## lane 1
Design fix_audio_ns, start of the top module:
module fix_audio_ns(
	output reg ack, 
	output reg overflow, 
	output reg [16-1:0] tx_data, 
	input [16-1:0] rx_data, 
	input [16+16+16+4-1:0] conf, 
	input req, 
	input enable, 
	input rstn, clk 
);
For scale: ~520 flip-flops, ~90 I/O pins, roughly 61000 µm² of cells after synthesis.
Settings: LEC_CHECK=0, ABC_AREA=0, CAP_MARGIN=20, CORE_ASPECT_RATIO=1.19, CORE_MARGIN=2, CORE_UTILIZATION=48, CTS_CLUSTER_SIZE=54, MAX_ROUTING_LAYER=met4, MIN_ROUTING_LAYER=met1, PLACE_DENSITY_LB_ADDON=0.23, SETUP_SLACK_MARGIN=-2.0, SLEW_MARGIN=20, TNS_END_PERCENT=65; clock period 57.2 ns.
run.sh (not shown) runs the stock make flow with config.mk's settings and CLKGATE_MAP_FILE=.
The layout from lane 1, despite a flow that completed every stage, fails the layout checks, with the failing checks listed as negative setup slack.
Edits applied to the flow inputs when going from lane 1 to lane 2:
# lane 1
export LEC_CHECK = 0
export ABC_AREA = 0
export CAP_MARGIN = 20
export CORE_ASPECT_RATIO = 1.19
export CORE_MARGIN = 2
export CORE_UTILIZATION = 48
export CTS_CLUSTER_SIZE = 54
export MAX_ROUTING_LAYER = met4
export MIN_ROUTING_LAYER = met1
export PLACE_DENSITY_LB_ADDON = 0.23
export SETUP_SLACK_MARGIN = -2.0
export SLEW_MARGIN = 20
export TNS_END_PERCENT = 65
create_clock -name core_clock -period 57.2 [get_ports {clk}]
# lane 2
export LEC_CHECK = 0
export CAP_MARGIN = 20
export CORE_MARGIN = 2
export CORE_UTILIZATION = 66
export CTS_CLUSTER_SIZE = 61
export MAX_ROUTING_LAYER = met4
export SLEW_MARGIN = 20
create_clock -name core_clock -period 77.0 [get_ports {clk}]
Completing all stages was not enough for lane 2: its layout failed the final checks because of negative setup slack. Required arrival time at the worst endpoint up 19.82 ns in lane 2 wrt lane 1. On non-clock buffering overhead in the final layout, the lower figure sits with lane 2, not lane 1. Lane 2 against lane 1: wire length of the first global-routing pass decreased by 32000 µm relative to the old numbers; I/O pin count now sits at about the same level; height of the chip decreased about 22%; total via count after detailed routing -5.3%.
The inputs of lane 3 differ from those of lane 2 as listed below.
# lane 2
export LEC_CHECK = 0
export CAP_MARGIN = 20
export CORE_MARGIN = 2
export CORE_UTILIZATION = 66
export CTS_CLUSTER_SIZE = 61
export MAX_ROUTING_LAYER = met4
export SLEW_MARGIN = 20
create_clock -name core_clock -period 77.0 [get_ports {clk}]
# lane 3
export LEC_CHECK = 0
export ABC_AREA = 1
export CAP_MARGIN = 20
export CORE_MARGIN = 2
export CORE_UTILIZATION = 62
export CTS_CLUSTER_DIAMETER = 275
export CTS_CLUSTER_SIZE = 96
export SLEW_MARGIN = 20
create_clock -name core_clock -period 64.4 [get_ports {clk}]
==> comparison <==
Lane 3 did not run to completion, as it errored out during global routing. Lane 2 and lane 3 ended up with nearly the same post-cts hold buffer count. Of lane 2 and lane 3, lane 3 shows the lower worst slack at placement, with lane 2 above it. [compare] base=lane 2 new=lane 3: clock sink count now sits at about the same level, placeable core area now sits higher. Synthesized cell count was higher in lane 3 than in lane 2. When lane 3 is set beside lane 2, its standard cell area after detailed placement turns out to be about 16% larger. Global placer's final weighted congestion: lane 2 and lane 3 compared, lower one is lane 2. Looking at area after synthesis across both flows, lane 3 is the weaker of the two, with lane 2 ahead. Post-synthesis cell type count in lane 3 is about 26% lower than in lane 2. Relative to lane 2, yosys synthesis chip area has gone up in lane 3.
Inputs modified between lane 3 and lane 4:
# lane 3
export LEC_CHECK = 0
export ABC_AREA = 1
export CAP_MARGIN = 20
export CORE_MARGIN = 2
export CORE_UTILIZATION = 62
export CTS_CLUSTER_DIAMETER = 275
export CTS_CLUSTER_SIZE = 96
export SLEW_MARGIN = 20
create_clock -name core_clock -period 64.4 [get_ports {clk}]
# lane 4
export LEC_CHECK = 0
export CAP_MARGIN = 20
export CORE_MARGIN = 2
export CORE_UTILIZATION = 71
export CTS_CLUSTER_SIZE = 36
export SLEW_MARGIN = 20
create_clock -name core_clock -period 84.7 [get_ports {clk}]
### Flow results
Lane 4 finished all stages; the layout is clean.
Tally of unique sky130hd cells used after synthesis in lane 4 vs lane 3: up 33
Changes observed in lane 4 relative to lane 3: area of the chip lower, post-synthesis cell count from yosys lower.
Lane 3 -> lane 4: x dimension of the die decreased by a little under 10%
Between lane 3 and lane 4, worst slack at placement increased.
When lane 4 is set beside lane 3, its share of synthesized cell area in full adder, half adder and majority cells turns out to be 0.31 points larger.
Between lane 3 and lane 4, the flow reports chip area in the Yosys report decreasing slightly.
The aoi/oai-family share of the synthesized area in lane 4 was higher than what lane 3 gave.
When the final numbers for lane 4 and lane 3 were put side by side, the maximum level of the CTS H-tree turned out to be smaller in lane 3.
In lane 4 relative to lane 3, synthesized area had gone down slightly.

---

Starting RTL as in the previous note.
==> flow/design.v (excerpt) <==
module fix_audio_ns(
	output reg ack, 
	output reg overflow, 
	output reg [16-1:0] tx_data, 
	input [16-1:0] rx_data, 
	input [16+16+16+4-1:0] conf, 
	input req, 
	input enable, 
	input rstn, clk 
);
reg [5:0] cst;
localparam
	st_error = (53^(53>>1)),
	st_done = (52^(52>>1)),
	st_vol = (51^(51>>1)), st_load_vol = (50^(50>>1)),
	st_vol_idle = (49^(49>>1)),
	st_kal_update_eec = (48^(48>>1)), st_kal_update_load_eec = (47^(47>>1)),
	st_kal_update_es = (46^(46>>1)), st_kal_update_load_es = (45^(45>>1)),
	st_kal_update_k = (44^(44>>1)),
	st_kal_update_k_load = (43^(43>>1)), st_kal_update_k_1 = (42^(42>>1)),
	st_kal_idle = (40^(40>>1)),
	st_lpf_y0 = (38^(38>>1)), st_lpf_a1 = (37^(37>>1)), 
	st_lpf_a6 = (36^(36>>1)), st_lpf_load_a6 = (35^(35>>1)), 
	st_lpf_a5 = (34^(34>>1)), st_lpf_load_a5 = (33^(33>>1)), 
	st_lpf_a4 = (32^(32>>1)), st_lpf_load_a4 = (31^(31>>1)), 
	st_lpf_a3 = (30^(30>>1)), st_lpf_load_a3 = (29^(29>>1)), 
	st_lpf_a2 = (28^(28>>1)), st_lpf_load_a2 = (27^(27>>1)), 
	st_lpf_b6 = (26^(26>>1)), st_lpf_load_b6 = (25^(25>>1)), 
	st_lpf_b5 = (24^(24>>1)), st_lpf_load_b5 = (23^(23>>1)), 
	st_lpf_b4 = (22^(22>>1)), st_lpf_load_b4 = (21^(21>>1)), 
	st_lpf_b3 = (20^(20>>1)), st_lpf_load_b3 = (19^(19>>1)), 
	st_lpf_b2 = (18^(18>>1)), st_lpf_load_b2 = (17^(17>>1)), 
	st_lpf_b1 = (16^(16>>1)), st_lpf_load_b1 = (15^(15>>1)), 
	st_lpf_shift = (14^(14>>1)),
	st_hpf_y0 = (13^(13>>1)),
	st_hpf_a1 = (12^(12>>1)), st_hpf_load_a1 = (11^(11>>1)), 
	st_hpf_a2 = (10^(10>>1)), st_hpf_load_a2 = (09^(09>>1)), 
	st_hpf_b2 = (08^(08>>1)), st_hpf_load_b2 = (07^(07>>1)), 
	st_hpf_b1 = (06^(06>>1)), st_hpf_load_b1 = (05^(05>>1)), 
	st_hpf_shift = (04^(04>>1)),
	st_in_vol = (03^(03>>1)), st_load_in_vol = (02^(02>>1)),
	st_in_vol_idle = (01^(01>>1)),
	st_idle = (00^(00>>1));
wire [1:0] sel_hpf = conf[1:0];
wire sel_hpf_0p008 = sel_hpf == 2'b11;
wire sel_hpf_0p002 = sel_hpf == 2'b10;
wire sel_hpf_0p00025 = sel_hpf == 2'b01;
wire disable_hpf = sel_hpf == 2'b00;
  ...
make LEC_CHECK=0 ABC_AREA=1 CAP_MARGIN=5 CORE_MARGIN=2 CORE_UTILIZATION=72 CTS_CLUSTER_DIAMETER=215 CTS_CLUSTER_SIZE=60 MAX_ROUTING_LAYER=met4 SLEW_MARGIN=20 finish   # period 68.3 ns
The starting point never finished: it broke off in global routing.
==> next run, changes <==
Settings changed: ABC_AREA 1 to unset, CAP_MARGIN 5 to 20, CORE_UTILIZATION 72 to 40, CTS_CLUSTER_DIAMETER 215 to unset, CTS_CLUSTER_SIZE 60 to unset, MAX_ROUTING_LAYER met4 to unset.
Clock period 68.3 ns to 90.0 ns, I/O delays scaled along.
=> The changed run finished clean. Synthesized area drops slightly. Synthesized cell count drops by about a fifth. Die size climbs by well over a third.
==> next run, changes <==
Settings changed: CORE_UTILIZATION 40 to 16.
Clock period 90.0 ns to 103.0 ns, I/O delays scaled along.
=> The new run finished clean. Die area increases by about 150%. Utilization went down by 27 points.

---

Starting RTL as in the previous note.
make LEC_CHECK=0 ABC_AREA=1 CAP_MARGIN=15 CORE_ASPECT_RATIO=0.91 CORE_MARGIN=2 CORE_UTILIZATION=72 CTS_CLUSTER_SIZE=22 MAX_ROUTING_LAYER=met4 SLEW_MARGIN=20 finish   # period 63.2 ns
The baseline aborted during global routing (5_1_grt).
Next try:
ABC_AREA = default   (was 1)
CAP_MARGIN = 20   (was 15)
CORE_ASPECT_RATIO = default   (was 0.91)
CTS_CLUSTER_SIZE = default   (was 22)
MAX_ROUTING_LAYER = default   (was met4)
PLACE_DENSITY_LB_ADDON = 0.24   (was default)
clock period = 90.0 ns   (was 63.2 ns; I/O delays follow)
Outcome: With this change the flow finished with timing, DRC and antenna clean. Die area goes down by 1.5%. Area after synthesis goes down by 1.5%. Synthesized cell count goes down by 17%.
Next try:
ABC_AREA = 1   (was default)
CTS_CLUSTER_DIAMETER = 400   (was default)
CTS_CLUSTER_SIZE = 100   (was default)
PLACE_DENSITY = 0.4   (was default)
PLACE_DENSITY_LB_ADDON = default   (was 0.24)
clock period = 16.8 ns   (was 90.0 ns; I/O delays follow)
=> The changed run aborted during clock tree synthesis (4_1_cts) with DPL-0033. Die area went up slightly. Area after synthesis is higher slightly. Synthesized cell count grows by about a fifth.
Next try:
ABC_AREA = default   (was 1)
CORE_UTILIZATION = 71   (was 72)
CTS_CLUSTER_DIAMETER = default   (was 400)
CTS_CLUSTER_SIZE = 35   (was 100)
PLACE_DENSITY = default   (was 0.4)
clock period = 84.7 ns   (was 16.8 ns; I/O delays follow)
What happened:
- Now the flow went through all stages and came out clean
- synthesized cell count went down by 17%
- die area is about the same
- synthesized area fell by 1.5%
Next try:
CORE_UTILIZATION = 40   (was 71)
CTS_CLUSTER_SIZE = default   (was 35)
clock period = 86.2 ns   (was 84.7 ns; I/O delays follow)
Setup slack gets better by 2100 ps.
Routed wire length came out lower by a few percent.
Die area rises by well over a third.
Synthesized cell count does not change.
Clock-buffer cell count is higher by 9.
Via count shrinks by a little under a tenth.

---

## rev 12
fix_audio_ns again, from the RTL that the note above started with.
export LEC_CHECK = 0
export ABC_AREA = 1
export CAP_MARGIN = 20
export CORE_MARGIN = 2
export CORE_UTILIZATION = 72
export CTS_CLUSTER_DIAMETER = 215
export CTS_CLUSTER_SIZE = 60
export PLACE_DENSITY = 0.35
export SETUP_SLACK_MARGIN = 5.0
export SLEW_MARGIN = 20
create_clock -name core_clock -period 76.5 [get_ports {clk}]
For rev 12, the flow was terminated by a tool error in global routing and produced no final design.
Relative to rev 12, the following input files were edited for rev 13:
- a deleted CTS_CLUSTER_DIAMETER that had been 215
- a deleted PLACE_DENSITY that had been 0.35
- a change of CORE_UTILIZATION from 72 to 42
- a deleted SETUP_SLACK_MARGIN that had been 5.0
- a deleted ABC_AREA that had been 1
- a deleted CTS_CLUSTER_SIZE that had been 60
- a change of the clock period (ns, I/O delays scaled along) from 76.5 to 86.2
==> results <==
Of rev 13 and rev 12, just one finished clean: rev 13. Status(rev 12) = ERROR, stage = global routing. Diff rev 12 -> rev 13 | distinct cell type count after synthesis | up by more than a quarter. Floorplan core density: rev 13 < rev 12. Rev 13 has die size above what rev 12 had.

---

== run A ==
Starting RTL as in the previous note.
Settings: LEC_CHECK=0, ABC_AREA=0, CAP_MARGIN=20, CELL_PAD_IN_SITES_GLOBAL_PLACEMENT=3, CORE_MARGIN=8, CORE_UTILIZATION=55, CTS_CLUSTER_SIZE=18, GPL_ROUTABILITY_DRIVEN=0, GPL_TIMING_DRIVEN=0, MAX_ROUTING_LAYER=met4, MIN_ROUTING_LAYER=met2, PLACE_DENSITY_LB_ADDON=0.07, SLEW_MARGIN=15, TNS_END_PERCENT=15; clock period 69.3 ns.
Run A never completed; the flow aborted with a tool error in global placement without I/O (3_1_place_gp_skip_io).
[inputs] run B vs run A
==> flow/config.mk <==
export PLATFORM = sky130hd
export DESIGN_NAME = fix_audio_ns
export DESIGN_NICKNAME = fix_audio_ns
export VERILOG_FILES = /design/flow/design.v
export SDC_FILE = /design/flow/constraint.sdc
export NUM_CORES = 4
export LEC_CHECK = 0
export ABC_AREA = 1
export CAP_MARGIN = 20
export CORE_MARGIN = 2
export CORE_UTILIZATION = 72
export CTS_CLUSTER_SIZE = 18
export GPL_TIMING_DRIVEN = 1
export MAX_ROUTING_LAYER = met4
export PLACE_DENSITY_LB_ADDON = 0.07
export SETUP_SLACK_MARGIN = 2.14
export SLEW_MARGIN = 35
export TNS_END_PERCENT = 5
==> flow/constraint.sdc <==
create_clock -name core_clock -period 75.5 [get_ports {clk}]
set_input_delay 15.1000 -clock core_clock [delete_from_list [all_inputs] [get_ports {clk}]]
set_output_delay 15.1000 -clock core_clock [all_outputs]
set_load 0.01 [all_outputs]
## What came out
Status run B: flow complete, layout not clean - negative setup slack. Post-synthesis instance area, run B and run A, higher one = run B. ~same register bit total from synthesis in run B and run A. Count of instantiated cells in the yosys netlist (run B over run A): increase, 1,477.
Setup changes, run B to run C
==> flow/config.mk <==
export PLATFORM = sky130hd
export DESIGN_NAME = fix_audio_ns
export DESIGN_NICKNAME = fix_audio_ns
export VERILOG_FILES = /design/flow/design.v
export SDC_FILE = /design/flow/constraint.sdc
export NUM_CORES = 4
export LEC_CHECK = 0
export ABC_AREA = 1
export CAP_MARGIN = 20
export CORE_MARGIN = 2
export CORE_UTILIZATION = 57
export CTS_CLUSTER_SIZE = 18
export GPL_TIMING_DRIVEN = 1
export MAX_ROUTING_LAYER = met4
export PLACE_DENSITY_LB_ADDON = 0.07
export SETUP_SLACK_MARGIN = 5.0
export SLEW_MARGIN = 35
export TNS_END_PERCENT = 15
==> flow/constraint.sdc <==
create_clock -name core_clock -period 90.0 [get_ports {clk}]
set_input_delay 18.0000 -clock core_clock [delete_from_list [all_inputs] [get_ports {clk}]]
set_output_delay 18.0000 -clock core_clock [all_outputs]
set_load 0.01 [all_outputs]
==> comparison <==
Both conditions hold for run C: the flow ran to the end and the final layout passed the timing, design-rule and antenna checks. Cell at the slowest stage of the critical path: o21ai_0 -> run C, xnor2_1 -> run B. Run C gives less number of buffer and inverter instances along the worst setup path than run B did. Cmp run C vs run B: register-to-register slack higher in run C. Taking run B as the reference point, the total negative slack of run C rises by 25.31 ns. Post-synthesis area per instance came out exactly the same in run C and run B. Going from run B to run C, cell count dropped 124; worst setup slack higher. Area of the core, run C and run B: larger value in run C. When the final numbers for run C and run B were put side by side, the worst slack at placement turned out to be greater in run C. [compare] base=run B new=run C: wire length down about 9%, tally of clock buffers in the finished layout fell 2.
Changes in run D relative to run C:
==> flow/config.mk <==
export PLATFORM = sky130hd
export DESIGN_NAME = fix_audio_ns
export DESIGN_NICKNAME = fix_audio_ns
export VERILOG_FILES = /design/flow/design.v
export SDC_FILE = /design/flow/constraint.sdc
export NUM_CORES = 4
export LEC_CHECK = 0
export ABC_AREA = 1
export CAP_MARGIN = 20
export CELL_PAD_IN_SITES_DETAIL_PLACEMENT = 1
export CELL_PAD_IN_SITES_GLOBAL_PLACEMENT = 1
export CORE_MARGIN = 2
export CORE_UTILIZATION = 40
export GPL_ROUTABILITY_DRIVEN = 0
export GPL_TIMING_DRIVEN = 0
export SLEW_MARGIN = 25
## What came out
~same gate count of the mapped netlist in run D and run C
Re pre-placement core utilization: run C was higher than run D.
Worst hold slack: run D vs run C up 0.0072 ns
Relative to run C, the post-placement cell area measured on run D has increased by a few percent.
Total detailed-routing wirelength (higher): run D
Compared with run C, run D shows a post-route cell area that is about 4.4% higher.
Fill cell instance count of the final layout: run D > run C
Across both runs, shortest period the worst path allows was higher for run D than for run C.
Utilization run C -> run D: down
> inputs changed (run D -> run E)
==> flow/config.mk <==
export PLATFORM = sky130hd
export DESIGN_NAME = fix_audio_ns
export DESIGN_NICKNAME = fix_audio_ns
export VERILOG_FILES = /design/flow/design.v
export SDC_FILE = /design/flow/constraint.sdc
export NUM_CORES = 4
export LEC_CHECK = 0
export CAP_MARGIN = 20
export CORE_ASPECT_RATIO = 1.96
export CORE_MARGIN = 2
export CORE_UTILIZATION = 40
export SETUP_SLACK_MARGIN = -2.0
export SLEW_MARGIN = 5
## What came out
- Run E: all stages complete, timing, DRC and antenna checks passed
- Met3 usage: run E vs run D up 0.41 points
- In the metrics for run D and run E, the one carrying the lower fmax is run E.
- Against run D, run E reports a die size that is lower.
- Least setup slack across all paths after layout was higher in the run labelled run D.
- [compare] base=run D new=run E: final instance area went down about 3.3%, cell depth of the worst hold path went up 1, highest cell delay on the worst timing path went up 0.15 ns.
- Re slew of the pin with the lowest slew margin: run E is 0.14 ns up on run D.
- Data arrival time of the critical path ends up lower on run D.
[inputs] run F vs run E
==> flow/config.mk <==
export PLATFORM = sky130hd
export DESIGN_NAME = fix_audio_ns
export DESIGN_NICKNAME = fix_audio_ns
export VERILOG_FILES = /design/flow/design.v
export SDC_FILE = /design/flow/constraint.sdc
export NUM_CORES = 4
export LEC_CHECK = 0
export ABC_AREA = 1
export CAP_MARGIN = 20
export CORE_MARGIN = 2
export CORE_UTILIZATION = 40
export GPL_TIMING_DRIVEN = 0
export SLEW_MARGIN = 25
Findings:
Wire length shrinks by a little under 10% when moving from run E to run F.
Diff run E -> run F: chip area from the yosys synthesis statistics has increased; global-route usage fell by 3.4 points; fmax went up 2.9%.
